// Top_convolution
module Top_convolution(
 input clk,
	input rst,
	input start,
	input en,
	input [12:0] addr,
	output [20:0] out,
	output [20:0] max_pl,
	output reg done,
	output pat_en,
	output [9:0] pat_addr,
	input [7:0] pat_dout,
	output img_en,
	output [17:0] img_addr,
	input [7:0] img_dout,
	output pc_en,
	output pc_we,
	output [9:0] pc_addr,
	output [10:0] pc_din,
	input [10:0] pc_dout,
	output ic_en,
	output ic_we,
	output [17:0] ic_addr,
	output [10:0] ic_din,
	input [10:0] ic_dout,
	output pl_en,
	output pl_we,
	output [12:0] pl_addr,
	output [20:0] pl_din,
	input [20:0] pl_dout
    );
Settings: LEC_CHECK=0, CAP_MARGIN=20, CORE_MARGIN=2, CORE_UTILIZATION=40, SLEW_MARGIN=20; clock period 10.0 ns.
run.sh (not shown) runs the stock make flow with config.mk's settings and CLKGATE_MAP_FILE=.
==> next run, changes <==
ABC_AREA = 1   (was unset)
CAP_MARGIN = 30   (was 20)
CORE_UTILIZATION = 70   (was 40)
CTS_CLUSTER_DIAMETER = 60   (was unset)
MAX_ROUTING_LAYER = met4   (was unset)
clock period = 7.55 ns   (was 10.0 ns; I/O delays follow)
Outcome:
- With this change the flow ran to the end with violations: negative setup slack
- final area increases by 10%
- clock skew climbs by 0.0071 ns
- sequential power is higher by 33%
- global-route usage goes up by 25 points
- clock power came out higher by 31%
==> next run, changes <==
ABC_AREA = unset   (was 1)
CAP_MARGIN = 20   (was 30)
CTS_CLUSTER_DIAMETER = 56   (was 60)
CTS_CLUSTER_SIZE = 49   (was unset)
MAX_ROUTING_LAYER = unset   (was met4)
SETUP_SLACK_MARGIN = 2.38   (was unset)
clock period = 8.36 ns   (was 7.55 ns; I/O delays follow)
After rerunning: The changed run finished clean. Setup slack is better by 0.73 ns. Total power decreases by 21%. Sequential share of layout area increases by 0.29 points. Core utilization increases by 1.6 points. Final area drops by 1.2%. Clock power decreases by 22%. Routed wire length shrinks by 9.7%. Worst hold slack is better by 0.029 ns.
==> next run, changes <==
CORE_UTILIZATION = 61   (was 70)
CTS_CLUSTER_DIAMETER = unset   (was 56)
SETUP_SLACK_MARGIN = unset   (was 2.38)
clock period = 7.25 ns   (was 8.36 ns; I/O delays follow)
Result: The new run reached the layout checks and failed them: negative setup slack. Clock-buffer cell count climbs by 13. Non-clock buffer count climbs by 97. Register-to-register slack degrades by 0.47 ns.
==> next run, changes <==
CORE_UTILIZATION = 17   (was 61)
CTS_CLUSTER_SIZE = unset   (was 49)
PLACE_DENSITY_LB_ADDON = 0.01   (was unset)
SLEW_MARGIN = 30   (was 20)
clock period = 13.3 ns   (was 7.25 ns; I/O delays follow)
Outcome:
- Now the flow finished clean
- hold slack hardly moves
- clock skew is about the same
- routed wire length rose by 28%
- setup slack gains 3.1 ns
- core utilization fell by 58 points
- design area fell by 5.0%
- count of clock-buffer cells in the layout rose by 12
- power fell by about 40%
- synthesized area stays the same
- global-route usage fell by 20 points
==> next run, changes <==
ABC_AREA = 1   (was unset)
CAP_MARGIN = 5   (was 20)
CORE_UTILIZATION = 70   (was 17)
CTS_CLUSTER_DIAMETER = 60   (was unset)
MAX_ROUTING_LAYER = met4   (was unset)
PLACE_DENSITY_LB_ADDON = unset   (was 0.01)
clock period = 5.83 ns   (was 13.3 ns; I/O delays follow)
What happened: The new run aborted during 5_1_grt on GRT-0232. Area after synthesis climbs by 3.5%. Die size drops by 74%. Synthesized cell count climbs by 23%.

========
Top_convolution again, from the RTL that the note above started with.
## Top_convolution
module Top_convolution(
 input clk,
	input rst,
	input start,
	input en,
	input [12:0] addr,
	output [20:0] out,
	output [20:0] max_pl,
	output reg done,
	output pat_en,
	output [9:0] pat_addr,
	input [7:0] pat_dout,
	output img_en,
	output [17:0] img_addr,
	input [7:0] img_dout,
	output pc_en,
	output pc_we,
	output [9:0] pc_addr,
	output [10:0] pc_din,
	input [10:0] pc_dout,
	output ic_en,
	output ic_we,
	output [17:0] ic_addr,
	output [10:0] ic_din,
	input [10:0] ic_dout,
	output pl_en,
	output pl_we,
	output [12:0] pl_addr,
	output [20:0] pl_din,
	input [20:0] pl_dout
    );
Settings: LEC_CHECK=0, CAP_MARGIN=30, CORE_MARGIN=2, CORE_UTILIZATION=72, PLACE_DENSITY_LB_ADDON=0.28, SLEW_MARGIN=20; clock period 7.14 ns.
The baseline never finished: it broke off in 5_1_grt.
==> next run, changes <==
Settings changed: CTS_CLUSTER_SIZE set to 51, PLACE_DENSITY_LB_ADDON 0.28 to 0.27.
Clock period 7.14 ns to 7.33 ns, I/O delays scaled along.
Outcome: This time the run ran to the end with violations: capacitance limit, slew limit, setup timing. Synthesized cell count stays the same. Synthesized area stays the same. Die area does not change.
No activity file was given, so power comes from the tool's default toggle rates.
